== build 96 ==
Design FPU_top_level, start of the top module:
module FPU_top_level
(
 input 	       clk,
 input 	       nrst,
 input  [31:0] floating_point1,
 input  [31:0] floating_point2,
 input  [2:0]  frm,
 input  [6:0]  funct7,
 output [31:0] floating_point_out,
 output [4:0]  flags
 );
Size: roughly 4200 cells after synthesis, about 110 flip-flops, ~110 I/O pins.
clock: 7.27 ns
lec_check: 0
cap_margin: 30
core_aspect_ratio: 1.15
core_margin: 2
core_utilization: 69
cts_cluster_diameter: 258
cts_cluster_size: 43
max_routing_layer: met4
place_density: 0.67
setup_slack_margin: -0.59
slew_margin: 20
tns_end_percent: 100
run.sh (not shown) runs the stock make flow with config.mk's settings and CLKGATE_MAP_FILE=.
Build 96 ran in full, but the layout does not pass; the checks complain about setup timing.
Input changes introduced in build 9 (baseline for comparison: build 96):
==> flow/config.mk <==
export PLATFORM = sky130hd
export DESIGN_NAME = FPU_top_level
export DESIGN_NICKNAME = FPU_top_level
export VERILOG_FILES = /design/flow/design.v
export SDC_FILE = /design/flow/constraint.sdc
export NUM_CORES = 4
export LEC_CHECK = 0
export CAP_MARGIN = 15
export CORE_ASPECT_RATIO = 1.59
export CORE_MARGIN = 2
export CORE_UTILIZATION = 47
export CTS_CLUSTER_DIAMETER = 102
export CTS_CLUSTER_SIZE = 43
export MAX_ROUTING_LAYER = met4
export PLACE_DENSITY = 0.67
export SETUP_SLACK_MARGIN = -0.59
export SLEW_MARGIN = 20
export TNS_END_PERCENT = 60
==> flow/constraint.sdc <==
create_clock -name core_clock -period 9.37 [get_ports {clk}]
set_input_delay 1.8740 -clock core_clock [delete_from_list [all_inputs] [get_ports {clk}]]
set_output_delay 1.8740 -clock core_clock [all_outputs]
set_load 0.01 [all_outputs]
Build 9 vs build 96: worst slew margin relative to its limit down in build 9
The run showing the greater placeable core area is build 9.
Of build 9 and build 96, the run reporting the lower via count of the routed design was build 9.
Complete run, failing final checks: build 9, reason setup timing.
Taking build 96 as the reference, in build 9 first-pass GRT wire length went down about 5%; number of diodes added for antenna fixing down 8; post-placement cell area was more or less identical.
On required arrival time at the worst endpoint: build 9 sits above build 96.
Sort build 9 and build 96 by die width, descending, and build 9 comes first.
Compared with build 96, placement density in the core of build 9 is lower.
The following lists how build 16 was set up differently from build 9:
==> flow/config.mk <==
export PLATFORM = sky130hd
export DESIGN_NAME = FPU_top_level
export DESIGN_NICKNAME = FPU_top_level
export VERILOG_FILES = /design/flow/design.v
export SDC_FILE = /design/flow/constraint.sdc
export NUM_CORES = 4
export LEC_CHECK = 0
export CAP_MARGIN = 20
export CORE_MARGIN = 2
export CORE_UTILIZATION = 60
export CTS_CLUSTER_SIZE = 100
export SLEW_MARGIN = 20
==> flow/constraint.sdc <==
create_clock -name core_clock -period 5.5 [get_ports {clk}]
set_input_delay 1.1000 -clock core_clock [delete_from_list [all_inputs] [get_ports {clk}]]
set_output_delay 1.1000 -clock core_clock [all_outputs]
set_load 0.01 [all_outputs]
Findings:
5_1_grt: build 16 exited with error. Compared to build 9, build 16 has overall die area about 21% lower. When build 16 is set beside build 9, its number of resized instances in the post-cts repair step turns out to be 573 larger. Instance area after placement (build 16 / build 9): 1.10. Core region area (build 16 / build 9): 0.78. Taking build 9 over build 16, the number of standard-cell rows in the floorplan ratio works out to 1.4. Build 16 — die extent in x 11% higher, build 9 as reference.
Changes in build 90 relative to build 16:
-- flow/config.mk --
<<< build 16, line 8
export CAP_MARGIN = 20
export CORE_MARGIN = 2
export CORE_UTILIZATION = 60
export CTS_CLUSTER_SIZE = 100
export SLEW_MARGIN = 20
>>> build 90, line 8
export CAP_MARGIN = 20
export CORE_MARGIN = 2
export CORE_UTILIZATION = 40
export CTS_CLUSTER_DIAMETER = 333
export CTS_CLUSTER_SIZE = 100
export SLEW_MARGIN = 20
export TNS_END_PERCENT = 10
==> flow/constraint.sdc <==
create_clock -name core_clock -period 10.0 [get_ports {clk}]
set_input_delay 2.0000 -clock core_clock [delete_from_list [all_inputs] [get_ports {clk}]]
set_output_delay 2.0000 -clock core_clock [all_outputs]
set_load 0.01 [all_outputs]
[summary]
Build 90 did not stop at any stage, and its layout met the timing, DRC and antenna checks.
Diff build 16 -> build 90: number of resized instances in the post-cts repair step now sits lower; placed cell count now sits lower; initial cell density of the core now sits lower; number of rows created at floorplan now sits higher.
Weighted congestion at the end of routability-driven global placement went down by a little under 10% going from build 16 to build 90.
Build 90: die size is 0.028 sq mm higher than what build 16 reported.
Relative to build 16, vertical extent of the die has gone up in build 90.
| detailed-placement wirelength estimate | build 90 vs build 16 | about 14% lower |
Of build 90 and build 16, it is build 90 that has the lower number of buffers inserted to repair setup after CTS.
The following lists how build 40 was set up differently from build 90:
-- flow/config.mk --
<<< build 90, line 8
export CAP_MARGIN = 20
export CORE_MARGIN = 2
export CORE_UTILIZATION = 40
export CTS_CLUSTER_DIAMETER = 333
export CTS_CLUSTER_SIZE = 100
export SLEW_MARGIN = 20
export TNS_END_PERCENT = 10
>>> build 40, line 8
export CAP_MARGIN = 20
export CORE_MARGIN = 2
export CORE_UTILIZATION = 63
export CTS_CLUSTER_DIAMETER = 330
export CTS_CLUSTER_SIZE = 98
export PLACE_DENSITY = 0.7
export SETUP_SLACK_MARGIN = -0.06
export SLEW_MARGIN = 40
export TNS_END_PERCENT = 15
Build 40 | status: complete | timing, DRC, antenna: pass
Per the comparison of build 40 with build 90, placed wire-length estimate after detailed placement higher, flop count flat, global-route wire length before repair went down by 0.34%, final area has decreased.
Relative to build 90, first-iteration DRC count increased by 760 in build 40.
Amount of wire on met2 after detailed routing went down by a little under 10% going from build 90 to build 40.
Diff build 90..build 40 | flip-flop and latch share of the layout cell area | negligible

* * *

FPU_top_level again, from the RTL that the note above started with.
make LEC_CHECK=0 CAP_MARGIN=20 CORE_MARGIN=2 CORE_UTILIZATION=40 CTS_CLUSTER_DIAMETER=330 CTS_CLUSTER_SIZE=98 PLACE_DENSITY_LB_ADDON=0.3 SETUP_SLACK_MARGIN=-0.06 SLEW_MARGIN=0 TNS_END_PERCENT=15 finish   # period 10.0 ns
==> next run, changes <==
- CTS_CLUSTER_DIAMETER: 330 -> 281
- PLACE_DENSITY_LB_ADDON: 0.3 -> 0.04
- TNS_END_PERCENT: 15 -> unset
The new run went through all stages and came out clean.
Routed wire length came out higher by 11%.
Register-to-register slack is worse by 400 ps.
Clock-buffer cell count rises by 1.
Setup slack gets worse by 150 ps.
==> next run, changes <==
- CELL_PAD_IN_SITES_GLOBAL_PLACEMENT: unset -> 2
- CORE_UTILIZATION: 40 -> 71
- CTS_CLUSTER_DIAMETER: 281 -> unset
- CTS_CLUSTER_SIZE: 98 -> unset
- GPL_TIMING_DRIVEN: unset -> 0
- PLACE_DENSITY_LB_ADDON: 0.04 -> unset
- SETUP_SLACK_MARGIN: -0.06 -> unset
- SLEW_MARGIN: 0 -> 20
Now the flow did not get past global placement without I/O (GPL-0301); area after synthesis stays the same; synthesized cell count stays the same; die size fell by 43%.
==> next run, changes <==
- CELL_PAD_IN_SITES_GLOBAL_PLACEMENT: 2 -> unset
- CORE_UTILIZATION: 71 -> 72
- CTS_CLUSTER_DIAMETER: unset -> 331
- CTS_CLUSTER_SIZE: unset -> 98
- GPL_TIMING_DRIVEN: 0 -> unset
Result: The changed run passed the timing, DRC and antenna checks; synthesized cell count does not change; die size went down slightly; synthesized area is unchanged.
